==> design.v <==
`timescale 1ns / 1ps
module FIR #
(
    parameter inbit = 11,		 
    parameter outbit = 23,		
    parameter n=32
)
(
    input rst,
    input clk,
    input wire signed [inbit-1:0] infix,
    output reg signed [outbit-1:0] outfix
);
reg signed [outbit-1:0] mul [0:31];
reg signed [outbit-1:0] add [0:30];
integer  i;
wire signed [outbit-1:0] sh1,sh2,sh3,sh5;
wire signed [outbit-1:0] w0,w1,w2,w3,w4,w5,w6,w7,w8,w9,w10,w11,w12,w13,w14;  
assign sh1 = infix<<1;
assign sh2 = infix<<2;
assign sh3 = infix<<3;
assign sh5 = infix<<5;
assign w0 = infix; 
assign w1 = sh1; 
assign w2 = -infix; 
assign w3 = -sh1-infix;	 
assign w4 = sh2;  
assign w5 = sh1+infix;  
assign w6 = -sh2-infix;	 
assign w7 = -sh2-sh1;	 
assign w8 =sh2+infix;	 
assign w9 = sh3+sh2;	 
assign w10 = -sh1;		 
assign w11 = -(infix<<4) - (sh2 + sh1);	 
assign w12 = -sh3-infix;			 
assign w13 = (sh5)+(sh3+sh2)+(sh1+infix);		 
assign w14 = (infix<<6)+(sh5+sh2)+(sh1+infix);		 
always @(posedge clk) begin
    if (rst) begin
		outfix <= 0;
    end else begin 
		outfix <= mul[0] +add[0];
	end
end
always @(posedge clk) begin
    if (rst) begin
        for(i=0;i<32;i=i+1)
			mul[i] <= 0;
    end else begin 
        mul[0] <= w0;
        mul[1] <= w1;
		mul[2] <= w2;
		mul[3] <= w3;
		mul[4] <=0;
		mul[5] <= w4;
		mul[6] <= w5;
		mul[7] <= w6;
		mul[8] <= w7;
		mul[9] <= w8;
		mul[10] <= w9;
		mul[11] <= w10;
		mul[12] <= w11;
		mul[13] <= w12;
		mul[14] <= w13;
		mul[15] <= w14;
		mul[16] <= w14;
		mul[17] <= w13;
		mul[18] <= w12;
		mul[19] <= w11;
		mul[20] <= w10;
		mul[21] <= w9;
		mul[22] <= w8;
		mul[23] <= w7;
		mul[24] <= w6;
		mul[25] <= w5;
		mul[26] <= w4;
		mul[27] <= 0;
		mul[28] <= w3;
		mul[29] <= w2;
		mul[30] <= w1;
		mul[31] <= w0;
    end
end
always @(posedge clk) begin
    if (rst) begin
        for(i=0;i<31;i=i+1)
			add[i] <= 0;
    end else begin 
        add[0] <= mul[1]+add[1];
        add[1] <= mul[2]+add[2];
		add[2] <= mul[3]+add[3];
		add[3] <= add[4];
		add[4] <= mul[5]+add[5];
		add[5] <= mul[6]+add[6];
		add[6] <= mul[7]+add[7];
		add[7] <= mul[8]+add[8];
		add[8] <= mul[9]+add[9];
		add[9] <= mul[10]+add[10];
		add[10] <= mul[11]+add[11];
		add[11] <= mul[12]+add[12];
		add[12] <= mul[13]+add[13];
		add[13] <= mul[14]+add[14];
		add[14] <= mul[15]+add[15];
		add[15] <= mul[16]+add[16];
		add[16] <= mul[17]+add[17];
		add[17] <= mul[18]+add[18];
		add[18] <= mul[19]+add[19];
		add[19] <= mul[20]+add[20];
		add[20] <= mul[21]+add[21];
		add[21] <= mul[22]+add[22];
		add[22] <= mul[23]+add[23];
		add[23] <= mul[24]+add[24];
		add[24] <= mul[25]+add[25];
		add[25] <= mul[26]+add[26];
		add[26] <= add[27];
		add[27] <= mul[28]+add[28];
		add[28] <= mul[29]+add[29];
		add[29] <= mul[30]+add[30];
		add[30] <= mul[31];
    end
end
endmodule
==> run.sh <==
#!/bin/bash
# the make line also repeats each setting of config.mk as NAME=value (left out here)
make -C /OpenROAD-flow-scripts/flow DESIGN_CONFIG=/design/flow/config.mk WORK_HOME=/design/flow/orfs CLKGATE_MAP_FILE= finish
==> config.mk <==
export PLATFORM = sky130hd
export DESIGN_NAME = FIR
export DESIGN_NICKNAME = FIR
export VERILOG_FILES = /design/flow/design.v
export SDC_FILE = /design/flow/constraint.sdc
export NUM_CORES = 4
export LEC_CHECK = 0
export ABC_AREA = 1
export CAP_MARGIN = 20
export CORE_MARGIN = 2
export CORE_UTILIZATION = 70
export CTS_CLUSTER_DIAMETER = 72
export SETUP_SLACK_MARGIN = -0.16
export SLEW_MARGIN = 20
==> constraint.sdc <==
create_clock -name core_clock -period 2.73 [get_ports {clk}]
set_input_delay 0.5460 -clock core_clock [delete_from_list [all_inputs] [get_ports {clk}]]
set_output_delay 0.5460 -clock core_clock [all_outputs]
set_load 0.01 [all_outputs]
==> results of run 1 <==
## per-layer routing
metal  track usage [%]  wire length, um  part of all wire (%)
met1              56.1            84900                    35
met2              75.3           102000                    42
met3              15.0            31500                    13
met4              42.6            26500                    11
met5                 0              150                 0.061
## final cells by class
class	count	area, sq um	area share (%)
clock buffer	113	2520	3.41
sequential	881	17600	23.8
timing repair buffer	524	4310	5.81
multi-input combinational	7480	42700	57.7
clock inverter	56	763	1.03
antenna	11	27.5	0.0372
inverter	1219	4630	6.24
tap	1186	1480	2.00
## timing repair
action	in CTS	in global routing
setup buffers	20	18
hold endpoints to repair	0	0
resized	114	104
pin swaps	59	81
endpoints found under the setup margin	69	58
==> notes.md, run 1 <==
fresh numbers from the pnr run: #FFs+latches synth=881, total chip power=56.5 mW, first-pass GRT wire length=364,000 um, aoi share=19.0%, Crit path max-delay family=adder cells, I/O Buffers=35, Final Non-Filler Cells=11,500, Core Region=0.0912 sq mm, FA/HA/MAJ Cells, Area Fraction=16.8%, EDFF count, synth=0, Comb power frac=44.4%, DP Area=0.0698 sq mm, DRC errors left=0, Buf+Inv Stages, Crit Path=4, clock power share=24.3%, Critical path destination=mul[16][16], Clock Path Buffers=3, Setup CP Type=primary input to flop, setup total negative slack=-10,500 ps, cells in synth_stat.txt=9,692, Synth top cell by count=nand2_1, layout violations=max-capacitance violations, max-slew violations, negative setup slack, die width=307 um, Hold Path Stages=2, sequential share of power=31.2%, cell row count=111, YS warnings=3, Worst slew margin=-3.95%, count of final hold-check violations=0, hold path startpoint=rst, Max-Cap Viols=1, CTS Sinks=881, mux contribution to synthesized area=0%, hold path endpoint=mul[2][18], Synth Instances=9,692, Combinational Power=25.1 mW, Pwr per Cell Area=763 mW/mm^2, Final Cycle Share=124%, Stages on worst setup path=18, RSZ-0062 raised after global routing=yes, pin count of the biggest net entering global routing=154, OpenROAD warning count=59, seq pwr=17.7 mW, initial antenna violation count=22, placed wire-length estimate=182,000 um, crit end category=flop, R2R setup slack=-140 ps, Routed Antenna Nets=0, vias in the first global route=66,800, GR Overflow Total=0, number of hold buffers added after cts=0, Biggest consumer=combinational logic, Seq share, synth=27.5%, Basic Gates by Area=27.9%, H-tree Lvls=3, Num CTS Buffers=93, GRT Resource Usage Total=49.3%, mean post-synth cell area=6.63 sq um, Cell Int Power=32.0 mW, Dominant comb cell=simple AND/OR/NAND/NOR gates, pre-CTS setup slack=-1480 ps, xor/xnor share=0.999%, number of detailed-route iterations in the first pass=14, Dominant cell area share=27.5%, CTS Root Cell=clkbuf_16, CP Cell Sequence=buf_8 > clkinvlp_4 > ha_4 > inv_2 > nor3_4 > a21oi_4 > o21ai_2 > xor2_2 > inv_2 > fa_2 > ha_4 > a21oi_4 > a21boi_4 > o21bai_4 > nand2_2 > nand2_1 > nand2_1 > a21oi_1, fin nets=11,000, routed len/inst=21.4 um, Leak=37.2 nW, share of the core filled with cells=81.2%, r2r startpoint=mul[16][0], CTS clock-pin slew for the worst setup and hold paths=70 ps, Max stage delay cell, worst path=fa_2, Die Height=307 um, Worst Tran Pin Value=1560 ps, Syn Nets=10,500, cell taking the most area after synthesis=dfxtp_1, via count=72,500, Fill cells=6,411, chip area=0.0942 sq mm, Sw Ratio=43.4%, Finished Cell Area=0.0741 sq mm, Mapped Area=0.0642 sq mm, CTS tree=done, Slowest Stage Delay on Critical Path=760 ps, worst r2r dst=add[2][12], HP Class=primary input to flop, Critical Path Source Type=primary input, Synth async-reset ratio=0%, Main synth FF type=dfxtp_1, crit path DRT=3320 ps, Final setup viols=52, Placer Congestion=1.15, area growth from synthesis to layout=15.3%, Slew Viols, Final=2, Worst Setup SP=infix[2], Init Core Util=70.4%, largest fanout on the critical path=5, Max Clk Rate=296 MHz, I/O pin cnt=36, synth top area cells=dfxtp_1 (27%), ha_1 (15%), nand2_1 (12%), WP data arrival=3970 ps, Synth cell types=51, Tmin final=3380 ps, final WL=245,000 um, setup slack after layout=-650 ps, Setup Skew=35.3 ps, Register-to-Register Path Depth=11, Via density=6.32, Hold WS=136 ps, P_clk=13.8 mW, maximum vdd ir drop=0.732 mV, chip area in the Yosys report=0.0642 sq mm, starting DRC count in detailed routing=9,804, outcome=finished with violations, Post-Place Cells=11,300, top cells by count, synth=nand2_1 (1,998), nor2_1 (1,446), inv_1 (1,214), net switching power=24.5 mW, Late-Pin Clk Latency=730 ps
==> run 2: changes to the inputs <==
Settings changed: CAP_MARGIN 20 to 15, CORE_UTILIZATION 70 to 72, CTS_CLUSTER_DIAMETER 72 to 395, CTS_CLUSTER_SIZE set to 32, SETUP_SLACK_MARGIN -0.16 to -0.02.
Clock period 2.73 ns to 2.35 ns, I/O delays scaled along.
==> run 2 against run 1 <==
The flow now stops in global routing. Die size down 2.7%. Synthesized area is the same. Synthesized cell count did not move.
==> notes.md, run 2 <==
run results: outcome=aborted with a tool error, Failed at=global routing, first error=[ERROR GRT-0232] Routing congestion too high. Check the congestion heatmap in the GUI., Num CTS Buffers=31 (-67%), Mapped Area=0.0642 sq mm (unchanged), GRT Resource Usage Total=70.9%, Die Height=303 um (-1.4%), synth top area cells=dfxtp_1 (27%), ha_1 (15%), nand2_1 (12%), cells in synth_stat.txt=9,692 (unchanged), Post-Place Cells=11,500 (+2.3%), Synth top cell by count=nand2_1, xor/xnor share=0.999% (unchanged), YS warnings=3 (unchanged), Core Region=0.0884 sq mm (-3.1%), CTS Root Cell=clkbuf_16, top cells by count, synth=nand2_1 (1,998), nor2_1 (1,446), inv_1 (1,214), I/O pin cnt=36 (unchanged), Synth Instances=9,692 (unchanged), Seq share, synth=27.5% (unchanged), Clock Path Buffers=3 (unchanged), DP Area=0.0726 sq mm (+4.0%), GR Overflow Total=120, #FFs+latches synth=881 (unchanged), Synth async-reset ratio=0% (unchanged), Synth cell types=51 (unchanged), H-tree Lvls=1 (-2), Dominant cell area share=27.5% (unchanged), chip area=0.0916 sq mm (-2.7%), aoi share=19.0% (unchanged), Basic Gates by Area=27.9% (unchanged), cell taking the most area after synthesis=dfxtp_1, cell row count=109 (-1.8%), chip area in the Yosys report=0.0642 sq mm (unchanged), Init Core Util=72.7% (+2.3 points), FA/HA/MAJ Cells, Area Fraction=16.8% (unchanged), mean post-synth cell area=6.63 sq um (unchanged), Main synth FF type=dfxtp_1, Dominant comb cell=simple AND/OR/NAND/NOR gates, pre-CTS setup slack=-1840 ps (-365 ps), EDFF count, synth=0 (unchanged), die width=303 um (-1.4%), CTS Sinks=881 (unchanged), I/O Buffers=35 (unchanged), mux contribution to synthesized area=0% (unchanged), Placer Congestion=1.14 (-0.97%), Syn Nets=10,500 (unchanged), placed wire-length estimate=184,000 um (+1.2%), number of hold buffers added after cts=0 (unchanged)
## run 2: metal layers
layer,overflow,track usage [%]
met4,49,63.5
met3,7,53.3
met2,63,88.6
met1,1,73.9
met5,0,30.1
## run 2: stage by stage
stage          utilization, %  hold WS, ps
2_1_floorplan               -          388
3_3_place_gp             82.2          388
3_5_place_dp             82.2          394
4_1_cts                  85.0         67.6
## run 2: timing repair
| item | 4_1_cts |
|---|---|
| setup endpoints to repair | 191 |
| pin swaps | 151 |
| resized | 363 |
| buffers inserted | 63 |
==> run 3: changes to the inputs <==
Settings changed: ABC_AREA 1 to unset, CAP_MARGIN 15 to 20, CORE_UTILIZATION 72 to 68, CTS_CLUSTER_DIAMETER 395 to unset, CTS_CLUSTER_SIZE 32 to unset, SETUP_SLACK_MARGIN -0.02 to unset.
Clock period 2.35 ns to 3.77 ns, I/O delays scaled along.
==> run 3 against run 2 <==
The layout now fails its checks (negative setup slack). Die size decreased by 9.4%. Synthesized area decreased by 15%. Synthesized cell count decreased by 35%.
==> notes.md, run 3 <==
fresh numbers from the pnr run: outcome=finished with violations, layout violations=negative setup slack, pin count of the biggest net entering global routing=157, CTS tree=done, share of the core filled with cells=78.5%, routed len/inst=20.5 um, H-tree Lvls=3 (+2), DP Area=0.0592 sq mm (-18%), EDFF count, synth=0 (unchanged), Late-Pin Clk Latency=680 ps, top cells by count, synth=nor2_1 (932), dfxtp_1 (881), ha_1 (753), starting DRC count in detailed routing=2,865, Max Clk Rate=252 MHz, GR Overflow Total=0, YS warnings=3 (unchanged), via count=47,100, Buf+Inv Stages, Crit Path=4, Worst Tran Pin Value=870 ps, Routed Antenna Nets=0, die width=288 um (-4.8%), Slowest Stage Delay on Critical Path=480 ps, CTS clock-pin slew for the worst setup and hold paths=60 ps, first-pass GRT wire length=247,000 um, Placer Congestion=0.976 (-14%), Init Core Util=68.5% (-4.2 points), Core Region=0.0802 sq mm (-9.3%), cell taking the most area after synthesis=dfxtp_1, P_clk=9.55 mW, CP dominant cell by count=fa_2, clock power share=25.6%, Dominant cell area share=32.1% (+4.7 points), setup slack after layout=-203 ps, Critical path destination=mul[16][14], mux contribution to synthesized area=0.189% (+0.19 points), Setup CP Type=primary input to flop, r2r startpoint=mul[16][0], I/O Buffers=35 (unchanged), Critical Path Source Type=primary input, count of final hold-check violations=0, placed wire-length estimate=123,000 um (-33%), crit path DRT=4300 ps, aoi share=18.8% (-0.18 points), I/O pin cnt=36 (unchanged), area growth from synthesis to layout=14.7%, maximum vdd ir drop=0.491 mV, HP Class=flop to flop, WP data arrival=4500 ps, Fill cells=5,664, Synth top cell by count=nor2_1, Synth Instances=6,273 (-35%), Via density=6.03, GRT Resource Usage Total=38.1%, CP Cell Sequence=buf_8 > buf_6 > fa_2 > a21oi_2 > nor2_1 > nor2_2 > xnor2_2 > fa_2 > inv_2 > ha_4 > fa_2 > a21o_1 > a21oi_2 > nor2b_2 > o21a_4 > o41ai_4 > o21a_1 > buf_4 > xor2_1 > nor2_1, Crit path max-delay family=adder cells, Register-to-Register Path Depth=14, Dominant comb cell=adder cells, CTS Root Cell=clkbuf_16, RSZ-0062 raised after global routing=yes, initial antenna violation count=1, Main synth FF type=dfxtp_1, number of hold buffers added after cts=0 (unchanged), Biggest consumer=combinational logic, Syn Nets=7,107 (-32%), chip area in the Yosys report=0.0549 sq mm (-15%), FA/HA/MAJ Cells, Area Fraction=19.6% (+2.9 points), mean post-synth cell area=8.75 sq um (+32%), Synth cell types=81 (+59%), cell row count=104 (-4.6%), largest fanout on the critical path=4, Synth async-reset ratio=0% (unchanged), synth top area cells=dfxtp_1 (32%), ha_1 (17%), nor2_1 (6.4%), chip area=0.0830 sq mm (-9.4%), Sw Ratio=36.6%, Max stage delay cell, worst path=fa_2, Combinational Power=15.4 mW, #FFs+latches synth=881 (unchanged), Worst Setup SP=infix[1], Num CTS Buffers=95 (+210%), seq pwr=12.4 mW, sequential share of power=33.3%, Finished Cell Area=0.0629 sq mm, Stages on worst setup path=20, cells in synth_stat.txt=6,273 (-35%), Seq share, synth=32.1% (+4.7 points), vias in the first global route=47,200, Max-Cap Viols=0, Leak=29.8 nW, Setup Skew=35.7 ps, Hold Path Stages=1, Worst slew margin=42.0%, Die Height=288 um (-4.8%), Tmin final=3970 ps, xor/xnor share=9.61% (+8.6 points), Final Cycle Share=105%, Comb power frac=41.2%, Mapped Area=0.0549 sq mm (-15%), R2R setup slack=170 ps, OpenROAD warning count=65, net switching power=13.7 mW, Slew Viols, Final=0, Pwr per Cell Area=594 mW/mm^2, hold path startpoint=add[1][0], Cell Int Power=23.7 mW, final WL=161,000 um, crit end category=flop, DRC errors left=0, Clock Path Buffers=3 (unchanged), number of detailed-route iterations in the first pass=6, Basic Gates by Area=17.1% (-11 points), hold path endpoint=add[0][0], Final setup viols=10, worst r2r dst=add[2][22], fin nets=7,517, CTS Sinks=881 (unchanged)
## run 3: area by class of cell
class	count	area [sq um]	area share, %
flip-flops and latches	881	17600	28.0
inverters	252	957	1.52
well taps	1060	1330	2.11
clock buffers	129	2680	4.25
repair buffers	434	3480	5.53
multi-input cells	5019	36300	57.8
clock inverters	39	498	0.791
diodes	3	7.51	0.0119
## run 3: through the flow
step	hold WS [ps]	worst slack (ps)	instances	total power, mW	setup TNS [ps]
3_5_place_dp	420	-1370	7627	27.2	-56050
4_1_cts	430	-255	7809	37.0	-1560
6_report	425	-203	7817	37.4	-1120
3_3_place_gp	415	-1370	7627	26.9	-53030
5_1_grt	449	-385	7814	39.5	-3540
2_1_floorplan	414	-671	6273	22.8	-5920
## run 3: metal layers
| metal | global-route usage, % | routed length (um) |
|---|---|---|
| met4 | 27.9 | 13300 |
| met5 | 0 | 0 |
| met3 | 5.59 | 8210 |
| met2 | 68.0 | 78500 |
| met1 | 40.9 | 60500 |
## run 3: what timing repair did
action | CTS | global route
gates cloned | 0 | 0
setup buffers | 15 | 6
endpoints found under the hold margin | 0 | 0
pin swaps | 41 | 36
setup endpoints to repair | 33 | 32
resized | 48 | 46
==> run 4: changes to the inputs <==
Settings changed: CORE_UTILIZATION 68 to 70, CTS_CLUSTER_SIZE set to 31, SETUP_SLACK_MARGIN set to -0.22.
Clock period 3.77 ns to 3.66 ns, I/O delays scaled along.
==> run 4 against run 3 <==
Cell area shrank 0.37%. Still fails the layout checks on negative setup slack. Register-to-register slack lost 100 ps. Die size shrank 2.8%.
==> notes.md, run 4 <==
fresh numbers from the pnr run: top cells by count, synth=nor2_1 (932), dfxtp_1 (881), ha_1 (753), YS warnings=3 (unchanged), met3 Track Usage GR=5.93% (+0.34 points), Synth top cell by count=nor2_1, Worst slew margin=26.1% (-16 points), Routed Antenna Nets=0 (unchanged), net switching power=14.2 mW (+3.8%), #FFs+latches synth=881 (unchanged), R2R setup slack=70 ps (-100 ps), Mapped Area=0.0549 sq mm (unchanged), crit end category=flop, Cell Int Power=24.4 mW (+2.9%), maximum vdd ir drop=0.559 mV (+14%), chip area=0.0807 sq mm (-2.8%), busiest layer in global routing=met2, via count=47,500 (+0.80%), largest fanout on the critical path=3 (-1), OpenROAD warning count=68 (+4.6%), Placer Congestion=0.979 (+0.31%), WP data arrival=4630 ps (+130 ps), chip area in the Yosys report=0.0549 sq mm (unchanged), Fill cells=5,237 (-7.5%), Init Core Util=70.7% (+2.3 points), I/O Buffers=35 (unchanged), share of the core filled with cells=80.8% (+2.3 points), Max Clk Rate=245 MHz, Num CTS Buffers=94 (-1.1%), synth top area cells=dfxtp_1 (32%), ha_1 (17%), nor2_1 (6.4%), cell taking the most area after synthesis=dfxtp_1, Final Cycle Share=112% (+6.3 points), setup slack after layout=-429 ps (-226 ps), Final Non-Filler Cells=7,793 (-0.31%), placed wire-length estimate=123,000 um (+0.41%), hold path endpoint=add[9][1], mux contribution to synthesized area=0.189% (unchanged), hold path startpoint=add[10][1], met1 Use GR=42.3% (+1.4 points), DRC errors left=0 (unchanged), layout violations=negative setup slack, Slowest Stage Delay on Critical Path=540 ps (+60 ps), Via density=6.09 (+1.1%), Dominant cell area share=32.1% (unchanged), Dominant comb cell=adder cells, Synth async-reset ratio=0% (unchanged), starting DRC count in detailed routing=3,324 (+16%), first-pass GRT wire length=252,000 um (+2.0%), crit path DRT=4200 ps (-100 ps), Final setup viols=21 (+11), GRT Resource Usage Total=39.4% (+1.3 points), Syn Nets=7,107 (unchanged), outcome=finished with violations, Main synth FF type=dfxtp_1, Synth cell types=81 (unchanged), Max stage delay cell, worst path=fa_2, setup total negative slack=-3780 ps (-2670 ps), pre-CTS setup slack=-1440 ps (-65.5 ps), Basic Gates by Area=17.1% (unchanged), H-tree Lvls=3 (unchanged), Core Region=0.0776 sq mm (-3.2%), cells in synth_stat.txt=6,273 (unchanged), RSZ-0062 raised after global routing=yes, P_clk=9.97 mW (+4.4%), seq pwr=12.9 mW (+4%), cell row count=102 (-1.9%), area growth from synthesis to layout=14.2%, Worst Setup SP=infix[5], Late-Pin Clk Latency=680 ps (about the same), final WL=162,000 um (+1.0%), HP Class=flop to flop, EDFF count, synth=0 (unchanged), Clock Path Buffers=3 (unchanged), Combinational Power=15.8 mW (+3%), Slew Viols, Final=0 (unchanged), Register-to-Register Path Depth=13 (-1), pin count of the biggest net entering global routing=218 (+39%), Synth Instances=6,273 (unchanged), Crit path max-delay family=adder cells, Comb power frac=40.8% (-0.4 points), CTS Sinks=881 (unchanged), CTS clock-pin slew for the worst setup and hold paths=60 ps (about the same), count of final hold-check violations=0 (unchanged), Stages on worst setup path=18 (-10%), CP Cell Sequence=clkdlybuf4s50_1 > inv_1 > ha_1 > inv_2 > xnor2_4 > fa_2 > inv_2 > ha_4 > fa_2 > a21o_1 > a21oi_2 > nor2b_2 > o21a_1 > o41ai_2 > o21a_1 > buf_4 > xor2_1 > nor2_1, CTS Root Cell=clkbuf_16, Biggest consumer=combinational logic, Leak=29.7 nW (-0.20%), sequential share of power=33.3% (about the same), fin nets=7,510 (-0.093%), number of detailed-route iterations in the first pass=6 (unchanged), Tmin final=4090 ps, Buf+Inv Stages, Crit Path=5 (+1), worst r2r dst=add[2][22], CTS tree=done, mean post-synth cell area=8.75 sq um (unchanged), xor/xnor share=9.61% (unchanged), r2r startpoint=mul[16][0], GR Overflow Total=0 (unchanged), met2 Resource Use GR=70.7% (+2.7 points), Sw Ratio=36.8% (+0.20 points), Hold Path Stages=1 (unchanged), initial antenna violation count=5 (+4), vias in the first global route=48,100 (+1.8%), Seq share, synth=32.1% (unchanged), die width=284 um (-1.4%), Critical Path Source Type=primary input, clock power share=25.8% (+0.2 points), Setup CP Type=primary input to flop, aoi share=18.8% (unchanged), number of hold buffers added after cts=0 (unchanged), Worst Tran Pin Value=1110 ps (+238 ps), Max-Cap Viols=0 (unchanged), routed len/inst=20.8 um (+1.3%), Die Height=284 um (-1.4%), Setup Skew=44.3 ps (+8.57 ps), Pwr per Cell Area=616 mW/mm^2 (+3.6%), FA/HA/MAJ Cells, Area Fraction=19.6% (unchanged), Post-Place Cells=7,604 (-0.30%), I/O pin cnt=36 (unchanged), Critical path destination=mul[16][14]
==> run 4: per-layer routing <==
metal | wire length [um] | share of wire (%) | up-vias
li1 | - | - | 22900
met4 | 13000 | 8.0 | 6
met3 | 8670 | 5.3 | 649
met1 | 60700 | 37 | 22400
met2 | 79800 | 49 | 1529
met5 | 39 | 0.024 | -
==> run 4: layout make-up <==
| type | instances | area (sq um) | area share, % |
|---|---|---|---|
| inverter | 252 | 953 | 1.52 |
| tap | 1040 | 1300 | 2.08 |
| timing repair buffer | 428 | 3410 | 5.44 |
| clock buffer | 133 | 2720 | 4.34 |
| clock inverter | 39 | 499 | 0.796 |
| antenna | 1 | 2.50 | 0.00399 |
| multi-input combinational | 5019 | 36200 | 57.7 |
| sequential | 881 | 17600 | 28.1 |
==> run 4: repair_timing <==
| item | 4_1_cts | 5_1_grt |
|---|---|---|
| pin swaps | 36 | 38 |
| setup endpoints to repair | 20 | 18 |
| setup buffers | 9 | 11 |
| gates resized | 38 | 20 |
==> run 4: per-stage QoR <==
step | total power, mW | hold slack, ps | cell area (sq um)
after floorplan | 23.4 | 414 | 55100
after global placement | 27.6 | 416 | 59200
after detailed placement | 28.0 | 420 | 59200
after CTS | 38.2 | 410 | 62600
after global routing | 40.6 | 447 | 62700
final | 38.6 | 411 | 62700
==> run 5: changes to the inputs <==
Settings changed: ABC_AREA set to 0, CELL_PAD_IN_SITES_GLOBAL_PLACEMENT set to 1, CORE_ASPECT_RATIO set to 1.23, CORE_UTILIZATION 70 to 40, CTS_CLUSTER_DIAMETER set to 68, CTS_CLUSTER_SIZE 31 to unset, GPL_TIMING_DRIVEN set to 0, MAX_ROUTING_LAYER set to met4, SETUP_SLACK_MARGIN -0.22 to 0.82.
Clock period 3.66 ns to 5.06 ns, I/O delays scaled along.
==> run 5 against run 4 <==
The run now finishes clean. Sequential share of layout area shrank 0.27 points. First-iteration DRC count shrank 16%. Cell area grew 0.99%. Clock skew shrank 0.91 ps. Flip-flop count is the same. Count of clock-buffer cells in the layout grew 3. Power shrank 24%. Via count shrank 3.8%. Critical endpoint is now mul[16][16].
==> notes.md, run 5 <==
fresh numbers from the pnr run: outcome=timing/DRC/antenna clean, Setup Skew=43.4 ps (-0.911 ps), cell row count=150 (+47%), Crit path max-delay family=AND-OR/OR-AND gates, HP Class=flop to flop, hold path startpoint=add[19][0], Final Cycle Share=88.7% (-23 points), Critical Path Source Type=primary input, clock power share=29.9% (+4.1 points), CP dominant cell by count=a21oi_2, Finished Cell Area=0.0633 sq mm (+0.99%), GR Overflow Total=0 (unchanged), fin nets=7,340 (-2.3%), Fill cells=13,500 (+160%), Worst Setup SP=infix[1], Synth top cell by count=nor2_1, #FFs+latches synth=881 (unchanged), number of detailed-route iterations in the first pass=5 (-1), CTS tree=done, Slowest Stage Delay on Critical Path=570 ps (+30 ps), r2r startpoint=mul[2][14], Slew Viols, Final=0 (unchanged), Synth Instances=6,273 (unchanged), R2R setup slack=1060 ps (+990 ps), count of final hold-check violations=0 (unchanged), number of hold buffers added after cts=0 (unchanged), Routed Antenna Nets=0 (unchanged), Synth cell types=81 (unchanged), H-tree Lvls=3 (unchanged), via count=45,700 (-3.8%), area growth from synthesis to layout=15.4%, cells in synth_stat.txt=6,273 (unchanged), FA/HA/MAJ Cells, Area Fraction=19.6% (unchanged), cell taking the most area after synthesis=dfxtp_1, CTS Root Cell=clkbuf_16, crit path DRT=5720 ps (+1520 ps), Stages on worst setup path=22 (+4), Max stage delay cell, worst path=fa_1, xor/xnor share=9.61% (unchanged), starting DRC count in detailed routing=2,780 (-16%), I/O pin cnt=36 (unchanged), OpenROAD warning count=54 (-21%), Sw Ratio=37.2% (+0.40 points), Worst Tran Pin Value=1170 ps (+61.6 ps), synth top area cells=dfxtp_1 (32%), ha_1 (17%), nor2_1 (6.4%), P_clk=8.78 mW (-12%), first-pass GRT wire length=292,000 um (+16%), chip area=0.140 sq mm (+74%), crit end category=flop, net switching power=10.9 mW (-23%), Pwr per Cell Area=463 mW/mm^2 (-25%), Placer Congestion=0.900 (-8.1%), mux contribution to synthesized area=0.189% (unchanged), mean post-synth cell area=8.75 sq um (unchanged), aoi share=18.8% (unchanged), initial antenna violation count=14 (+9), Combinational Power=11.1 mW (-30%), Tmin final=4490 ps, Core Region=0.136 sq mm (+75%), vias in the first global route=45,100 (-6.2%), Critical path destination=mul[16][16], maximum vdd ir drop=0.285 mV (-49%), GRT Resource Usage Total=29.3% (-10 points), Main synth FF type=dfxtp_1, CP Cell Sequence=buf_16 > ha_4 > fa_2 > a21oi_2 > nor2_1 > nor2_2 > o21bai_1 > a21oi_2 > o21bai_1 > a21oi_2 > xor2_2 > inv_2 > fa_1 > ha_4 > o21a_4 > o41ai_4 > o21a_1 > buf_4 > buf_6 > o21bai_4 > xnor2_2 > nor2_2, top cells by count, synth=nor2_1 (932), dfxtp_1 (881), ha_1 (753), setup total negative slack=0 ps (+3780 ps), Clock Path Buffers=3 (unchanged), Cell Int Power=18.4 mW (-24%), Dominant comb cell=adder cells, CTS clock-pin slew for the worst setup and hold paths=60 ps (about the same), total chip power=29.3 mW (-24%), final WL=202,000 um (+24%), EDFF count, synth=0 (unchanged), routed len/inst=23.9 um (+15%), CTS Sinks=881 (unchanged), Synth async-reset ratio=0% (unchanged), Basic Gates by Area=17.1% (unchanged), Num CTS Buffers=112 (+19%), Late-Pin Clk Latency=750 ps (+70 ps), Max-Cap Viols=0 (unchanged), YS warnings=3 (unchanged), worst r2r dst=add[28][22], Setup CP Type=primary input to flop, Storage cell area=0.0176 sq mm (about the same), Seq share, synth=32.1% (unchanged), I/O Buffers=34 (-2.9%), Mapped Area=0.0549 sq mm (unchanged), Init Core Util=40.3% (-30 points), placed wire-length estimate=160,000 um (+30%), Buf+Inv Stages, Crit Path=4 (-1), DRC errors left=0 (unchanged), Final setup viols=0 (-100%), DP Area=0.0581 sq mm (-1.9%), WP data arrival=5150 ps (+520 ps), Biggest consumer=combinational logic, Hold Path Stages=1 (unchanged), chip area in the Yosys report=0.0549 sq mm (unchanged), Logic area=0.0365 sq mm (+0.85%), Leak=29.0 nW (-2.4%), largest fanout on the critical path=4 (+1), Syn Nets=7,107 (unchanged), die width=338 um (+19%), pin count of the biggest net entering global routing=48 (-78%), hold path endpoint=add[18][0], Die Height=415 um (+46%), Max Clk Rate=223 MHz, Comb power frac=37.9% (-2.9 points), Worst slew margin=22.0% (-4.1 points), sequential share of power=32.1% (-1.2 points), seq pwr=9.43 mW (-27%), Register-to-Register Path Depth=10 (-3), Dominant cell area share=32.1% (unchanged), Via density=5.42 (-11%), RSZ-0062 raised after global routing=yes
[run 5: timing repair]
item                                    CTS  global route
gates cloned                              1             1
endpoints found under the setup margin  110            20
setup buffers                            57            10
gates resized                           150            48
pin swaps                                38            42
[run 5: area by class of cell]
type | count | area share (%)
diodes | 7 | 0.0277
repair buffers | 118 | 2.08
clock buffers | 136 | 4.86
inverters | 252 | 1.56
multi-input cells | 5020 | 57.6
well taps | 1824 | 3.60
clock inverters | 74 | 1.55
flip-flops and latches | 881 | 27.9
plain buffers | 121 | 0.838
[run 5: layer usage]
layer	wire length, um	vias to the layer above	share of wire, %	track usage (%)
li1	-	22600	-	-
met1	82500	21800	41	33.3
met2	101000	909	50	50.8
met3	8560	325	4.2	3.81
met4	10200	0	5.0	13.5
met5	0	-	0	-
[run 5: through the flow]
step	worst slack [ps]	hold slack, ps	utilization [%]	std cells
6_report	571	432	46.5	8433
3_5_place_dp	-2780	424	42.7	8147
3_3_place_gp	-2790	421	42.4	8131
5_1_grt	410	447	46.5	8432
2_1_floorplan	308	414	-	6273
4_1_cts	691	437	46.3	8415
==> run 6: changes to the inputs <==
Settings changed: ABC_AREA 0 to 1, CELL_PAD_IN_SITES_GLOBAL_PLACEMENT 1 to unset, CORE_ASPECT_RATIO 1.23 to unset, CORE_UTILIZATION 40 to 70, CTS_CLUSTER_DIAMETER 68 to unset, CTS_CLUSTER_SIZE set to 36, GPL_TIMING_DRIVEN 0 to unset, MAX_ROUTING_LAYER met4 to unset, SETUP_SLACK_MARGIN 0.82 to -0.14.
Clock period 5.06 ns to 3.23 ns, I/O delays scaled along.
==> run 6 against run 5 <==
The layout now fails its checks (negative setup slack). Die size shrank 33%. Wire length grew 11%. Clock skew shrank 11 ps. Flip-flop count is the same. Cell count grew 34%. Critical path depth shrank 4. Via count grew 52%. Synthesized area grew 17%. Power grew 55%. Largest cell class unchanged.
==> notes.md, run 6 <==
fresh numbers from the pnr run: CTS Sinks=881 (unchanged), die width=307 um (-9.2%), number of detailed-route iterations in the first pass=10 (+5), Comb power frac=42.1% (+4.2 points), synth top area cells=dfxtp_1 (27%), ha_1 (15%), nand2_1 (12%), Init Core Util=70.4% (+30 points), first-pass GRT wire length=344,000 um (+18%), hold path endpoint=add[3][13], setup slack after layout=-66.6 ps (-638 ps), chip area=0.0942 sq mm (-33%), setup total negative slack=-300 ps (-300 ps), FA/HA/MAJ Cells, Area Fraction=16.8% (-2.9 points), placed wire-length estimate=175,000 um (+9.3%), P_clk=11.3 mW (+29%), largest fanout on the critical path=3 (-1), GRT Resource Usage Total=46.4% (+17 points), Fill cells=6,854 (-49%), pre-CTS setup slack=-1170 ps (+1610 ps), Basic Gates by Area=27.9% (+11 points), DRC errors left=0 (unchanged), cells in synth_stat.txt=9,692 (+55%), vias in the first global route=64,500 (+43%), Mapped Area=0.0642 sq mm (+17%), Worst Tran Pin Value=1040 ps (-132 ps), Hold Path Stages=2 (+1), YS warnings=3 (unchanged), Hold WS=330 ps (-102 ps), Late-Pin Clk Latency=720 ps (-30 ps), CP Cell Sequence=clkbuf_2 > clkinvlp_4 > buf_4 > ha_4 > nand2_1 > nor3_2 > a21oi_2 > o21ai_1 > xor2_1 > inv_2 > fa_2 > ha_4 > a21oi_2 > nor2_1 > a211oi_1 > o21ai_1 > o21ai_0 > a21oi_1, Worst Setup SP=infix[6], Max stage delay cell, worst path=fa_2, mean post-synth cell area=6.63 sq um (-24%), Storage cell area=0.0176 sq mm (about the same), crit end category=flop, Max Clk Rate=303 MHz, net switching power=19.2 mW (+76%), xor/xnor share=0.999% (-8.6 points), Leak=36.4 nW (+25%), GR Overflow Total=0 (unchanged), Seq share, synth=27.5% (-4.7 points), routed len/inst=19.8 um (-17%), Slew Viols, Final=0 (unchanged), I/O Buffers=35 (+2.9%), HP Class=primary input to flop, I/O pin cnt=36 (unchanged), clock power share=25.0% (-4.9 points), Final setup viols=9 (+9), chip area in the Yosys report=0.0642 sq mm (+17%), area growth from synthesis to layout=12.3%, Combinational Power=19.1 mW (+72%), Synth async-reset ratio=0% (unchanged), Clock Path Buffers=3 (unchanged), sequential share of power=33.0% (+0.9 points), Stages on worst setup path=18 (-18%), maximum vdd ir drop=0.705 mV (+150%), Final Cycle Share=102% (+13 points), R2R setup slack=-10 ps (-1070 ps), cell taking the most area after synthesis=dfxtp_1, RSZ-0062 raised after global routing=yes, Cell Int Power=26.2 mW (+42%), mux contribution to synthesized area=0% (-0.19 points), Dominant cell area share=27.5% (-4.7 points), CTS Root Cell=clkbuf_16, Routed Antenna Nets=0 (unchanged), EDFF count, synth=0 (unchanged), crit path DRT=3820 ps (-1900 ps), total chip power=45.4 mW (+55%), pin count of the biggest net entering global routing=103 (+110%), outcome=finished with violations, Crit path max-delay family=adder cells, aoi share=19.0% (+0.18 points), r2r startpoint=mul[16][0], Register-to-Register Path Depth=11 (+1), Critical path destination=mul[14][14], Tmin final=3300 ps, Synth Instances=9,692 (+55%), Main synth FF type=dfxtp_1, final WL=224,000 um (+11%), top cells by count, synth=nand2_1 (1,998), nor2_1 (1,446), inv_1 (1,214), Setup CP Type=primary input to flop, Pwr per Cell Area=629 mW/mm^2 (+36%), Dominant comb cell=simple AND/OR/NAND/NOR gates, starting DRC count in detailed routing=8,389 (+200%), Critical Path Source Type=primary input, cell row count=111 (-26%), Max-Cap Viols=0 (unchanged), Logic area=0.0421 sq mm (+15%), via count=69,300 (+52%), CTS tree=done, Num CTS Buffers=93 (-17%), H-tree Lvls=3 (unchanged), WP data arrival=3890 ps (-1260 ps), Biggest consumer=combinational logic, worst r2r dst=add[8][8], Core Region=0.0912 sq mm (-33%), Synth top cell by count=nand2_1, Worst slew margin=30.7% (+8.7 points), Placer Congestion=1.10 (+23%), Syn Nets=10,500 (+48%), count of final hold-check violations=0 (unchanged), Setup Skew=32.2 ps (-11.2 ps), OpenROAD warning count=59 (+9.3%), CTS clock-pin slew for the worst setup and hold paths=70 ps (about the same), hold path startpoint=rst, Buf+Inv Stages, Crit Path=4 (unchanged), Synth cell types=51 (-37%), #FFs+latches synth=881 (unchanged), Die Height=307 um (-26%), initial antenna violation count=11 (-3), Sw Ratio=42.2% (+5.1 points), fin nets=10,900 (+48%), Via density=6.12 (+13%), share of the core filled with cells=79.0% (+33 points), seq pwr=15.0 mW (+59%), layout violations=negative setup slack, Slowest Stage Delay on Critical Path=640 ps (+70 ps)
run 6: per-stage QoR:
stage	cell area [sq um]	instances
finish	72100	11300
global route	72100	11300
CTS	72000	11300
detailed placement	68700	11100
global placement	68700	11100
floorplan	64600	9692
run 6: timing repair:
action,4_1_cts,5_1_grt
pin swaps,7,14
setup endpoints to repair,21,25
hold buffers,0,0
buffers inserted,9,4
resized,20,48
run 6: cell type report:
class	count	share of cell area, %
Multi-Input combinational cell	7480	58.3
Sequential cell	881	24.5
Inverter	1219	6.40
Timing Repair Buffer	388	4.26
Clock buffer	121	3.68
Tap cell	1186	2.06
Clock inverter	49	0.767
Antenna cell	10	0.0347
run 6: layer usage:
layer	part of all wire, %	vias up	GRT usage [%]
li1	-	33000	-
met1	37	30900	54.0
met2	43	4185	73.9
met3	10	1202	9.51
met4	9.8	12	37.8
met5	0.033	-	0
==> run 7: changes to the inputs <==
Settings changed: CTS_CLUSTER_DIAMETER set to 358, CTS_CLUSTER_SIZE 36 to 31, SETUP_SLACK_MARGIN -0.14 to -0.22.
Clock period 3.23 ns to 2.3 ns, I/O delays scaled along.
==> run 7 against run 6 <==
The run now fails in global routing. Die size is the same. Synthesized area is the same. Synthesized cell count is the same.
==> notes.md, run 7 <==
run results: Synth async-reset ratio=0% (unchanged), Core Region=0.0912 sq mm (unchanged), Post-Place Cells=11,600 (+4.0%), Die Height=307 um (unchanged), Mapped Area=0.0642 sq mm (unchanged), cell row count=111 (unchanged), die width=307 um (unchanged), CTS Sinks=881 (unchanged), Placer Congestion=1.14 (+3.2%), placed wire-length estimate=185,000 um (+5.6%), mean post-synth cell area=6.63 sq um (unchanged), xor/xnor share=0.999% (unchanged), chip area=0.0942 sq mm (unchanged), Seq share, synth=27.5% (unchanged), Synth top cell by count=nand2_1, aoi share=19.0% (unchanged), Dominant cell area share=27.5% (unchanged), Main synth FF type=dfxtp_1, synth top area cells=dfxtp_1 (27%), ha_1 (15%), nand2_1 (12%), Dominant comb cell=simple AND/OR/NAND/NOR gates, cells in synth_stat.txt=9,692 (unchanged), YS warnings=3 (unchanged), number of hold buffers added after cts=0 (unchanged), Synth cell types=51 (unchanged), #FFs+latches synth=881 (unchanged), cell taking the most area after synthesis=dfxtp_1, FA/HA/MAJ Cells, Area Fraction=16.8% (unchanged), Num CTS Buffers=34 (-63%), Syn Nets=10,500 (unchanged), outcome=aborted with a tool error, I/O Buffers=35 (unchanged), Failed at=global routing, chip area in the Yosys report=0.0642 sq mm (unchanged), H-tree Lvls=2 (-1), Clock Path Buffers=3 (unchanged), Synth Instances=9,692 (unchanged), Basic Gates by Area=27.9% (unchanged), CTS Root Cell=clkbuf_16, top cells by count, synth=nand2_1 (1,998), nor2_1 (1,446), inv_1 (1,214), I/O pin cnt=36 (unchanged), Init Core Util=70.4% (unchanged), mux contribution to synthesized area=0% (unchanged), EDFF count, synth=0 (unchanged)
[run 7: through the flow]
| step | worst slack [ps] | hold WS, ps | utilization [%] | cell area [sq um] | total power [mW] |
|---|---|---|---|---|---|
| detailed placement | -1850 | 395 | 80.0 | 73000 | 48.8 |
| global placement | -1670 | 389 | 80.0 | 73000 | 47.9 |
| CTS | -606 | 134 | 82.1 | 74900 | 57.4 |
| floorplan | -1260 | 388 | - | 65200 | 37.6 |
[run 7: repair_timing]
| action | in CTS |
|---|---|
| pin swaps | 97 |
| setup buffers | 27 |
| endpoints found under the setup margin | 168 |
| gates resized | 229 |
==> run 8: changes to the inputs <==
Settings changed: ABC_AREA 1 to 0, CTS_CLUSTER_SIZE 31 to unset, SETUP_SLACK_MARGIN -0.22 to 0.97.
Clock period 2.3 ns to 3.5 ns, I/O delays scaled along.
==> run 8 against run 7 <==
Now fails the layout checks on max-capacitance violations, max-slew violations, negative setup slack. Synthesized area down 15%. Synthesized cell count down 35%. Die size down 14%.
==> notes.md, run 8 <==
fresh numbers from the pnr run: outcome=finished with violations, layout violations=max-capacitance violations, max-slew violations, negative setup slack, I/O pin cnt=36 (unchanged), CTS tree=done, Max stage delay cell, worst path=fa_1, final WL=217,000 um, number of hold buffers added after cts=0 (unchanged), count of final hold-check violations=0, DRC errors left=0, Worst Tran Pin Value=1650 ps, via count=55,000, cell taking the most area after synthesis=dfxtp_1, WP data arrival=4830 ps, Placer Congestion=0.998 (-12%), Register-to-Register Path Depth=11, total chip power=45.4 mW, mean post-synth cell area=8.75 sq um (+32%), worst r2r dst=add[27][11], OpenROAD warning count=66, xor/xnor share=9.61% (+8.6 points), CP Cell Sequence=buf_8 > buf_6 > fa_2 > a21oi_2 > nor2_2 > nor2_2 > buf_4 > o21bai_1 > a21oi_2 > o21bai_1 > a21oi_2 > xor2_1 > inv_1 > fa_1 > ha_2 > nor3_2 > nor2_1 > o41a_1 > buf_4 > buf_6 > buf_6 > xnor2_4 > nor2_1, routed len/inst=27.0 um, H-tree Lvls=3 (+1), Max-Cap Viols=2, pin count of the biggest net entering global routing=148, Late-Pin Clk Latency=720 ps, crit end category=flop, Buf+Inv Stages, Crit Path=7, sequential share of power=30.3%, crit path DRT=4040 ps, Num CTS Buffers=94 (+180%), Dominant cell area share=32.1% (+4.7 points), CTS Root Cell=clkbuf_16, synth top area cells=dfxtp_1 (32%), ha_1 (17%), nor2_1 (6.4%), mux contribution to synthesized area=0.189% (+0.19 points), chip area=0.0807 sq mm (-14%), Post-Place Cells=7,645 (-34%), Syn Nets=7,107 (-32%), #FFs+latches synth=881 (unchanged), cell row count=102 (-8.1%), GRT Resource Usage Total=44.3%, hold path endpoint=add[28][17], R2R setup slack=-310 ps, RSZ-0062 raised after global routing=yes, Slowest Stage Delay on Critical Path=520 ps, Final Cycle Share=122%, initial antenna violation count=28, Basic Gates by Area=17.1% (-11 points), GR Overflow Total=0, Dominant comb cell=adder cells, HP Class=primary input to flop, CTS Sinks=881 (unchanged), starting DRC count in detailed routing=7,354, Synth async-reset ratio=0% (unchanged), Pwr per Cell Area=653 mW/mm^2, CTS clock-pin slew for the worst setup and hold paths=60 ps, Worst slew margin=-11.3%, die width=284 um (-7.5%), hold path startpoint=rst, I/O Buffers=35 (unchanged), fin nets=7,727, pre-CTS setup slack=-1610 ps (+247 ps), Stages on worst setup path=23, Setup CP Type=primary input to flop, vias in the first global route=52,600, maximum vdd ir drop=0.689 mV, Sw Ratio=40.0%, Clock Path Buffers=3 (unchanged), Critical path destination=mul[16][11], placed wire-length estimate=126,000 um (-32%), Mapped Area=0.0549 sq mm (-15%), top cells by count, synth=nor2_1 (932), dfxtp_1 (881), ha_1 (753), clock power share=24.0%, Via density=6.85, r2r startpoint=mul[3][2], Tmin final=4290 ps, Comb power frac=45.7%, YS warnings=3 (unchanged), Core Region=0.0776 sq mm (-15%), Cell Int Power=27.2 mW, aoi share=18.8% (-0.18 points), net switching power=18.2 mW, Seq share, synth=32.1% (+4.7 points), Hold Path Stages=2, Slew Viols, Final=4, cells in synth_stat.txt=6,273 (-35%), number of detailed-route iterations in the first pass=22, Routed Antenna Nets=0, largest fanout on the critical path=4, Synth cell types=81 (+59%), EDFF count, synth=0 (unchanged), setup slack after layout=-787 ps, Synth Instances=6,273 (-35%), Worst Setup SP=infix[1], area growth from synthesis to layout=26.6%, Setup Skew=67.9 ps, P_clk=10.9 mW, first-pass GRT wire length=283,000 um, Main synth FF type=dfxtp_1, FA/HA/MAJ Cells, Area Fraction=19.6% (+2.9 points), Synth top cell by count=nor2_1, seq pwr=13.7 mW, Biggest consumer=combinational logic, setup total negative slack=-13,530 ps, Crit path max-delay family=adder cells, Fill cells=3,402, Critical Path Source Type=primary input, Leak=31.7 nW, Combinational Power=20.7 mW, Max Clk Rate=233 MHz, Init Core Util=70.7% (+0.33 points), chip area in the Yosys report=0.0549 sq mm (-15%), Final Non-Filler Cells=8,034, Final setup viols=44, Die Height=284 um (-7.5%)
## run 8: routing by layer
layer / vias up / track usage (%) / wire (um)
li1: 23400 / - / -
met1: 25400 / 45.0 / 69400
met2: 4165 / 76.8 / 95800
met3: 2035 / 9.08 / 24400
met4: 28 / 40.2 / 27100
met5: - / 0 / 391
## run 8: timing repair
item | 4_1_cts | 5_1_grt
resized | 455 | 359
setup endpoints to repair | 468 | 500
setup buffers | 111 | 81
pin swaps | 294 | 264
## run 8: area by class of cell
class / instances / area [sq um] / share of cell area, %
timing repair buffer: 645 / 5400 / 7.77
clock inverter: 48 / 633 / 0.911
sequential: 881 / 17700 / 25.4
multi-input combinational: 5019 / 40700 / 58.6
inverter: 252 / 1000 / 1.44
antenna: 23 / 57.6 / 0.0828
tap: 1040 / 1300 / 1.87
clock buffer: 126 / 2680 / 3.86
## run 8: stage by stage
step	utilization [%]	instance area, sq um	hold WS (ps)
after floorplan	-	56500	414
after global placement	78.3	60800	416
after detailed placement	78.3	60800	421
after CTS	86.2	66900	410
after global routing	89.5	69500	444
final	89.6	69500	424
==> run 9: changes to the inputs <==
Settings changed: ABC_AREA 0 to unset, CAP_MARGIN 20 to 0, CORE_UTILIZATION 70 to 71, CTS_CLUSTER_DIAMETER 358 to 28, CTS_CLUSTER_SIZE set to 35, SETUP_SLACK_MARGIN 0.97 to -0.17.
Clock period 3.5 ns to 2.83 ns, I/O delays scaled along.
==> run 9 against run 8 <==
The flow now stops in global routing. Synthesized area did not move. Die size fell by 1.4%. Synthesized cell count stayed put.
==> notes.md, run 9 <==
run results: FA/HA/MAJ Cells, Area Fraction=19.6% (unchanged), H-tree Lvls=4 (+1), first error=[ERROR GRT-0116] Global routing finished with congestion. Check the congestion regions in the DRC Viewer., Dominant comb cell=adder cells, Synth async-reset ratio=0% (unchanged), Init Core Util=72.0% (+1.3 points), mux contribution to synthesized area=0.189% (unchanged), Synth Instances=6,273 (unchanged), Main synth FF type=dfxtp_1, Num CTS Buffers=190 (+100%), CTS Root Cell=clkbuf_16, Synth cell types=81 (unchanged), Clock Path Buffers=3 (unchanged), YS warnings=3 (unchanged), placed wire-length estimate=130,000 um (+3.3%), Dominant cell area share=32.1% (unchanged), chip area in the Yosys report=0.0549 sq mm (unchanged), GRT Resource Usage Total=86.3%, I/O pin cnt=36 (unchanged), pre-CTS setup slack=-2160 ps (-553 ps), Syn Nets=7,107 (unchanged), cell taking the most area after synthesis=dfxtp_1, Basic Gates by Area=17.1% (unchanged), number of hold buffers added after cts=0 (unchanged), cell row count=101 (-0.98%), Failed at=global routing, Core Region=0.0762 sq mm (-1.8%), cells in synth_stat.txt=6,273 (unchanged), GR Overflow Total=1,390, mean post-synth cell area=8.75 sq um (unchanged), Mapped Area=0.0549 sq mm (unchanged), synth top area cells=dfxtp_1 (32%), ha_1 (17%), nor2_1 (6.4%), EDFF count, synth=0 (unchanged), Placer Congestion=0.998 (about the same), #FFs+latches synth=881 (unchanged), aoi share=18.8% (unchanged), DP Area=0.0633 sq mm (+4.2%), chip area=0.0795 sq mm (-1.4%), die width=282 um (-0.70%), top cells by count, synth=nor2_1 (932), dfxtp_1 (881), ha_1 (753), CTS Sinks=881 (unchanged), I/O Buffers=35 (unchanged), xor/xnor share=9.61% (unchanged), Seq share, synth=32.1% (unchanged), Die Height=282 um (-0.70%), Synth top cell by count=nor2_1, outcome=aborted with a tool error
[run 9: per-layer routing]
metal / GRT overflow / global-route usage, %
met5: 6 / 40.0
met4: 479 / 92.9
met3: 35 / 73.3
met2: 853 / 102
met1: 17 / 83.0
[run 9: what timing repair did]
action / in CTS
pin swaps: 329
endpoints found under the setup margin: 270
resized: 567
buffers inserted: 144
[run 9: stage by stage]
stage	instances	util (%)
CTS	8540	96.7
detailed placement	8075	83.1
global placement	8075	83.1
floorplan	6273	-
==> run 10: changes to the inputs <==
Settings changed: ABC_AREA set to 1, CAP_MARGIN 0 to 15, CORE_UTILIZATION 71 to 70, CTS_CLUSTER_DIAMETER 28 to unset, CTS_CLUSTER_SIZE 35 to unset, SETUP_SLACK_MARGIN -0.17 to 0.81.
Clock period 2.83 ns to 2.72 ns, I/O delays scaled along.
==> run 10 against run 9 <==
The run again fails in global routing. Synthesized area increased by 17%. Die size increased by 18%. Synthesized cell count grew 55%.
==> notes.md, run 10 <==
run results: outcome=aborted with a tool error, Failed at=global routing, first error=[ERROR GRT-0232] Routing congestion too high. Check the congestion heatmap in the GUI., chip area=0.0942 sq mm (+18%), GR Overflow Total=1,162, #FFs+latches synth=881 (unchanged), Dominant cell area share=27.5% (-4.7 points), Core Region=0.0912 sq mm (+20%), synth top area cells=dfxtp_1 (27%), ha_1 (15%), nand2_1 (12%), EDFF count, synth=0 (unchanged), YS warnings=3 (unchanged), CTS Sinks=881 (unchanged), Mapped Area=0.0642 sq mm (+17%), die width=307 um (+8.8%), top cells by count, synth=nand2_1 (1,998), nor2_1 (1,446), inv_1 (1,214), Placer Congestion=1.17 (+17%), Synth cell types=51 (-37%), I/O Buffers=35 (unchanged), Synth async-reset ratio=0% (unchanged), chip area in the Yosys report=0.0642 sq mm (+17%), Post-Place Cells=11,300 (+40%), Clock Path Buffers=3 (unchanged), Dominant comb cell=simple AND/OR/NAND/NOR gates, cells in synth_stat.txt=9,692 (+55%), Die Height=307 um (+8.8%), Seq share, synth=27.5% (-4.7 points), I/O pin cnt=36 (unchanged), Main synth FF type=dfxtp_1, CTS Root Cell=clkbuf_16, cell row count=111 (+9.9%), mux contribution to synthesized area=0% (-0.19 points), placed wire-length estimate=188,000 um (+45%), Synth Instances=9,692 (+55%), GRT Resource Usage Total=80.3%, FA/HA/MAJ Cells, Area Fraction=16.8% (-2.9 points), mean post-synth cell area=6.63 sq um (-24%), Basic Gates by Area=27.9% (+11 points), Init Core Util=70.4% (-1.6 points), H-tree Lvls=3 (-1), xor/xnor share=0.999% (-8.6 points), cell taking the most area after synthesis=dfxtp_1, Synth top cell by count=nand2_1, Num CTS Buffers=91 (-52%), aoi share=19.0% (+0.18 points), DP Area=0.0715 sq mm (+13%), Syn Nets=10,500 (+48%)
[run 10: routing by layer]
metal,GRT overflow,GRT usage (%)
met5,4,38.7
met4,380,79.6
met3,30,63.1
met2,723,97.0
met1,25,81.2
[run 10: through the flow]
step	total power [mW]	hold WS (ps)	setup TNS [ps]	setup slack [ps]
3_3_place_gp	40.3	389	-100000	-1530
4_1_cts	56.0	180	-2900	-242
2_1_floorplan	32.3	388	-19310	-925
3_5_place_dp	40.9	393	-107050	-1620
[run 10: timing repair]
action	in CTS
setup endpoints to repair	677
cloned	1
setup buffers	97
resized	636
pin swaps	312
hold buffers	0
==> run 11: changes to the inputs <==
Settings changed: ABC_AREA 1 to unset, CAP_MARGIN 15 to 10, CORE_ASPECT_RATIO set to 0.57, CORE_UTILIZATION 70 to 40, CTS_CLUSTER_DIAMETER set to 47, GPL_ROUTABILITY_DRIVEN set to 0, PLACE_DENSITY_LB_ADDON set to 0.21, SETUP_SLACK_MARGIN 0.81 to 0.45.
Clock period 2.72 ns to 7.32 ns, I/O delays scaled along.
==> run 11 against run 10 <==
Synthesized area down 15%. Synthesized cell count down 35%. Die size up 49%. The run now finishes clean.
==> notes.md, run 11 <==
fresh numbers from the pnr run: outcome=timing/DRC/antenna clean, Buf+Inv Stages, Crit Path=4, initial antenna violation count=13, mux contribution to synthesized area=0.189% (+0.19 points), Tmin final=6060 ps, number of hold buffers added after cts=0 (unchanged), HP Class=flop to flop, die width=495 um (+61%), hold path endpoint=add[3][0], Sw Ratio=39.1%, worst r2r dst=add[18][21], #FFs+latches synth=881 (unchanged), crit end category=flop, first-pass GRT wire length=272,000 um, Max stage delay cell, worst path=clkdlybuf4s50_1, number of detailed-route iterations in the first pass=6, Max-Cap Viols=0, Hold WS=436 ps, Pwr per Cell Area=320 mW/mm^2, routed len/inst=22.4 um, CTS Sinks=881 (unchanged), GRT Resource Usage Total=25.7%, maximum vdd ir drop=0.186 mV, Synth cell types=81 (+59%), post-cts repair resize count=0 (-100%), Setup CP Type=primary input to flop, Max Clk Rate=165 MHz, Basic Gates by Area=17.1% (-11 points), EDFF count, synth=0 (unchanged), Core Region=0.136 sq mm (+49%), RSZ-0062 raised after global routing=no, area growth from synthesis to layout=11.0%, DRC errors left=0, Num CTS Buffers=92 (+1.1%), Post-CTS Setup Inserts=0 (-100%), Final setup viols=0, Stages on worst setup path=20, setup total negative slack=0 ps, Via density=5.61, Synth async-reset ratio=0% (unchanged), r2r startpoint=mul[16][0], Setup Skew=28.5 ps, starting DRC count in detailed routing=5,220, fin nets=7,175, Worst Setup SP=infix[1], Die Height=284 um (-7.6%), Dominant comb cell=adder cells, H-tree Lvls=3 (unchanged), Seq share, synth=32.1% (+4.7 points), clock power share=27.0%, Biggest consumer=combinational logic, Crit path max-delay family=AND-OR/OR-AND gates, chip area in the Yosys report=0.0549 sq mm (-15%), R2R setup slack=2550 ps, via count=46,300, I/O pin cnt=36 (unchanged), Init Core Util=40.4% (-30 points), largest fanout on the critical path=8, mean post-synth cell area=8.75 sq um (+32%), vias in the first global route=41,500, count of final hold-check violations=0, Cell Int Power=11.9 mW, Slowest Stage Delay on Critical Path=650 ps, pin count of the biggest net entering global routing=165, Combinational Power=7.61 mW, CP Cell Sequence=clkdlybuf4s50_1 > buf_4 > inv_1 > ha_1 > a21o_1 > a21oi_1 > o21bai_1 > a21oi_1 > o21ai_0 > a21o_1 > a21oi_1 > xor2_1 > inv_1 > fa_1 > ha_1 > o41ai_1 > o21a_1 > o21ai_0 > nand2_1 > mux2i_1, Critical path destination=mul[16][21], Final Cycle Share=82.8%, Worst slew margin=25.8%, Synth Instances=6,273 (-35%), Clock Path Buffers=3 (unchanged), hold path startpoint=add[4][0], Slew Viols, Final=0, total chip power=19.5 mW, YS warnings=3 (unchanged), CTS tree=done, Worst Tran Pin Value=1100 ps, Fill cells=13,200, GR Overflow Total=0, cells in synth_stat.txt=6,273 (-35%), top cells by count, synth=nor2_1 (932), dfxtp_1 (881), ha_1 (753), Synth top cell by count=nor2_1, Main synth FF type=dfxtp_1, Leak=28.1 nW, Syn Nets=7,107 (-32%), OpenROAD warning count=54, FA/HA/MAJ Cells, Area Fraction=19.6% (+2.9 points), chip area=0.140 sq mm (+49%), Dominant cell area share=32.1% (+4.7 points), Hold Path Stages=1, seq pwr=6.61 mW, CTS clock-pin slew for the worst setup and hold paths=70 ps, Critical Path Source Type=primary input, Routed Antenna Nets=0, I/O Buffers=35 (unchanged), P_clk=5.27 mW, CTS Root Cell=clkbuf_16, aoi share=18.8% (-0.18 points), crit path DRT=7950 ps, synth top area cells=dfxtp_1 (32%), ha_1 (17%), nor2_1 (6.4%), WP data arrival=6700 ps, net switching power=7.62 mW, cell taking the most area after synthesis=dfxtp_1, Mapped Area=0.0549 sq mm (-15%), placed wire-length estimate=148,000 um (-22%), Finished Cell Area=0.0609 sq mm, cell row count=102 (-8.1%), Register-to-Register Path Depth=13, Comb power frac=39.0%, CP dominant cell by count=a21oi_1, xor/xnor share=9.61% (+8.6 points), final WL=185,000 um, Late-Pin Clk Latency=730 ps, DP Area=0.0575 sq mm (-20%), sequential share of power=33.9%
run 11: metrics by stage:
stage / instances / setup slack [ps] / utilization [%]
after global placement: 8067 / 608 / 42.3
after CTS: 8239 / 1360 / 44.8
after global routing: 8239 / 882 / 44.8
after floorplan: 6273 / 1820 / -
final: 8246 / 1260 / 44.8
after detailed placement: 8067 / 635 / 42.3
run 11: per-layer routing:
layer	track usage [%]	routed length, um	up-vias
li1	-	-	22300
met1	44.8	101000	22000
met2	27.0	56800	1829
met3	9.80	24700	146
met4	4.17	2550	0
met5	0	0	-
run 11: cell type report:
cell class	instances	area [sq um]	area share [%]
diodes	7	17.5	0.0288
clock buffers	116	2570	4.23
clock inverters	56	776	1.27
inverters	252	946	1.55
multi-input cells	5019	35900	58.9
flip-flops and latches	881	17600	29.0
well taps	1820	2280	3.74
repair buffers	95	813	1.34
==> run 12: changes to the inputs <==
Settings changed: ABC_AREA set to 0, CAP_MARGIN 10 to 30, CELL_PAD_IN_SITES_DETAIL_PLACEMENT set to 2, CELL_PAD_IN_SITES_GLOBAL_PLACEMENT set to 2, CORE_ASPECT_RATIO 0.57 to unset, CORE_MARGIN 2 to 7, CORE_UTILIZATION 40 to 67, CTS_CLUSTER_DIAMETER 47 to 101, CTS_CLUSTER_SIZE set to 57, GPL_ROUTABILITY_DRIVEN 0 to unset, GPL_TIMING_DRIVEN set to 0, MAX_ROUTING_LAYER set to met4, MIN_ROUTING_LAYER set to met2, PLACE_DENSITY set to 0.38, PLACE_DENSITY_LB_ADDON 0.21 to unset, SETUP_SLACK_MARGIN 0.45 to 0.65, SLEW_MARGIN 20 to 5.
Clock period 7.32 ns to 2.98 ns, I/O delays scaled along.
==> run 12 against run 11 <==
The run now fails in global placement without I/O. Synthesized cell count unchanged. Synthesized area stayed put. Die size fell by 36%.
==> notes.md, run 12 <==
run results: outcome=aborted with a tool error, Failed at=global placement without I/O, first error=[ERROR GPL-0301] Utilization 121.331 % exceeds 100%., Syn Nets=7,107 (unchanged), YS warnings=3 (unchanged), top cells by count, synth=nor2_1 (932), dfxtp_1 (881), ha_1 (753), Init Core Util=67.9% (+28 points), Main synth FF type=dfxtp_1, mux contribution to synthesized area=0.189% (unchanged), synth top area cells=dfxtp_1 (32%), ha_1 (17%), nor2_1 (6.4%), mean post-synth cell area=8.75 sq um (unchanged), Core Region=0.0808 sq mm (-41%), EDFF count, synth=0 (unchanged), Synth async-reset ratio=0% (unchanged), Dominant cell area share=32.1% (unchanged), cell taking the most area after synthesis=dfxtp_1, Synth Instances=6,273 (unchanged), Seq share, synth=32.1% (unchanged), xor/xnor share=9.61% (unchanged), chip area in the Yosys report=0.0549 sq mm (unchanged), chip area=0.0901 sq mm (-36%), FA/HA/MAJ Cells, Area Fraction=19.6% (unchanged), aoi share=18.8% (unchanged), Synth cell types=81 (unchanged), cell row count=104 (+2.0%), Basic Gates by Area=17.1% (unchanged), Synth top cell by count=nor2_1, #FFs+latches synth=881 (unchanged), die width=300 um (-39%), Dominant comb cell=adder cells, Die Height=300 um (+5.8%), cells in synth_stat.txt=6,273 (unchanged), Mapped Area=0.0549 sq mm (unchanged)
==> run 13: changes to the inputs <==
Settings changed: ABC_AREA 0 to 1, CAP_MARGIN 30 to 20, CELL_PAD_IN_SITES_DETAIL_PLACEMENT 2 to unset, CELL_PAD_IN_SITES_GLOBAL_PLACEMENT 2 to 1, CORE_ASPECT_RATIO set to 1.23, CORE_MARGIN 7 to 2, CORE_UTILIZATION 67 to 40, CTS_CLUSTER_DIAMETER 101 to unset, CTS_CLUSTER_SIZE 57 to unset, GPL_TIMING_DRIVEN 0 to unset, MAX_ROUTING_LAYER met4 to unset, MIN_ROUTING_LAYER met2 to unset, PLACE_DENSITY 0.38 to unset, PLACE_DENSITY_LB_ADDON set to 0.13, SETUP_SLACK_MARGIN 0.65 to 0.82, SLEW_MARGIN 5 to 30.
Clock period 2.98 ns to 4.2 ns, I/O delays scaled along.
==> run 13 against run 12 <==
The run now finishes clean. Die size rose by 82%. Synthesized area rose by 17%. Synthesized cell count rose by 55%.
==> notes.md, run 13 <==
fresh numbers from the pnr run: count of final hold-check violations=0, YS warnings=3 (unchanged), Pwr per Cell Area=494 mW/mm^2, area growth from synthesis to layout=14.0%, Syn Nets=10,500 (+48%), CTS Root Cell=clkbuf_16, Synth async-reset ratio=0% (unchanged), hold path endpoint=add[4][0], Routed Antenna Nets=0, Dominant cell area share=27.5% (-4.7 points), CTS Sinks=881, Critical path destination=mul[16][12], cell row count=163 (+57%), Critical Path Source Type=primary input, setup slack after layout=860 ps, Init Core Util=40.2% (-28 points), Buf+Inv Stages, Crit Path=8, R2R setup slack=890 ps, H-tree Lvls=3, I/O Buffers=35, Finished Cell Area=0.0732 sq mm, mean post-synth cell area=6.63 sq um (-24%), Worst Setup SP=infix[4], final WL=258,000 um, CP Cell Sequence=buf_6 > clkinvlp_4 > ha_4 > buf_4 > buf_4 > buf_4 > xor2_2 > inv_2 > fa_2 > inv_1 > ha_4 > fa_2 > nand3_2 > nand2_2 > a21boi_4 > o21bai_2 > buf_4 > o21ai_1 > a21oi_1, Slowest Stage Delay on Critical Path=560 ps, Mapped Area=0.0642 sq mm (+17%), Combinational Power=14.9 mW, Crit path max-delay family=adder cells, Dominant comb cell=simple AND/OR/NAND/NOR gates, crit path DRT=4820 ps, DRC errors left=0, P_clk=9.75 mW, Seq share, synth=27.5% (-4.7 points), Sw Ratio=42.3%, Num CTS Buffers=100, HP Class=flop to flop, maximum vdd ir drop=0.381 mV, EDFF count, synth=0 (unchanged), largest fanout on the critical path=3, Comb power frac=41.2%, die width=365 um (+22%), #FFs+latches synth=881 (unchanged), Placer Congestion=0.987, worst r2r dst=add[28][18], xor/xnor share=0.999% (-8.6 points), total chip power=36.1 mW, RSZ-0062 raised after global routing=yes, cell taking the most area after synthesis=dfxtp_1, Leak=36.0 nW, Tmin final=3340 ps, GR Overflow Total=0, starting DRC count in detailed routing=3,922, pin count of the biggest net entering global routing=105, number of hold buffers added after cts=0, Slew Viols, Final=0, Setup Skew=38.9 ps, Via density=5.26, cells in synth_stat.txt=9,692 (+55%), CTS clock-pin slew for the worst setup and hold paths=60 ps, I/O pin cnt=36, Max Clk Rate=299 MHz, CP dominant cell by count=buf_4, Final Non-Filler Cells=12,200, Hold WS=374 ps, clock power share=27.0%, Final setup viols=0, Biggest consumer=combinational logic, r2r startpoint=mul[16][0], Die Height=448 um (+49%), first-pass GRT wire length=383,000 um, Late-Pin Clk Latency=760 ps, Synth Instances=9,692 (+55%), GRT Resource Usage Total=31.0%, mux contribution to synthesized area=0% (-0.19 points), chip area in the Yosys report=0.0642 sq mm (+17%), DP Area=0.0689 sq mm, pre-CTS setup slack=-521 ps, top cells by count, synth=nand2_1 (1,998), nor2_1 (1,446), inv_1 (1,214), chip area=0.164 sq mm (+82%), net switching power=15.3 mW, share of the core filled with cells=45.8%, Setup CP Type=primary input to flop, Hold Path Stages=2, vias in the first global route=63,000, initial antenna violation count=10, synth top area cells=dfxtp_1 (27%), ha_1 (15%), nand2_1 (12%), Synth cell types=51 (-37%), crit end category=flop, seq pwr=11.5 mW, number of detailed-route iterations in the first pass=6, Post-Place Cells=12,000, Final Cycle Share=79.5%, Register-to-Register Path Depth=11, Worst Tran Pin Value=1040 ps, setup total negative slack=0 ps, Ant. Diodes=0, OpenROAD warning count=57, Stages on worst setup path=19, aoi share=19.0% (+0.18 points), outcome=timing/DRC/antenna clean, Basic Gates by Area=27.9% (+11 points), placed wire-length estimate=213,000 um, FA/HA/MAJ Cells, Area Fraction=16.8% (-2.9 points), WP data arrival=3960 ps, fin nets=10,800, Fill cells=17,000, Synth top cell by count=nand2_1, routed len/inst=21.2 um, CTS tree=done, Core Region=0.160 sq mm (+98%), Max-Cap Viols=0, Clock Path Buffers=3, Main synth FF type=dfxtp_1, hold path startpoint=add[5][0], Worst slew margin=30.7%, sequential share of power=31.8%, Max stage delay cell, worst path=fa_2, via count=64,200, Cell Int Power=20.9 mW
-- run 13: what timing repair did --
item	in CTS	in global routing
pin swaps	24	58
gates cloned	0	0
endpoints found under the setup margin	34	50
buffers inserted	16	12
hold endpoints to repair	0	0
resized	50	105
-- run 13: layout make-up --
class	count	area, sq um	area share, %
repair buffers	280	2270	3.11
multi-input cells	7480	42300	57.8
clock inverters	69	976	1.33
clock buffers	119	2680	3.65
well taps	2145	2680	3.67
flip-flops and latches	881	17600	24.1
inverters	1219	4620	6.31
-- run 13: per-layer routing --
metal	GRT usage (%)	up-vias	share of wire [%]
li1	-	32800	-
met1	33.7	29400	39
met2	57.9	1462	51
met3	2.61	548	3.2
met4	18.8	0	6.8
met5	0	-	0
Power and IR drop assume default switching activity.
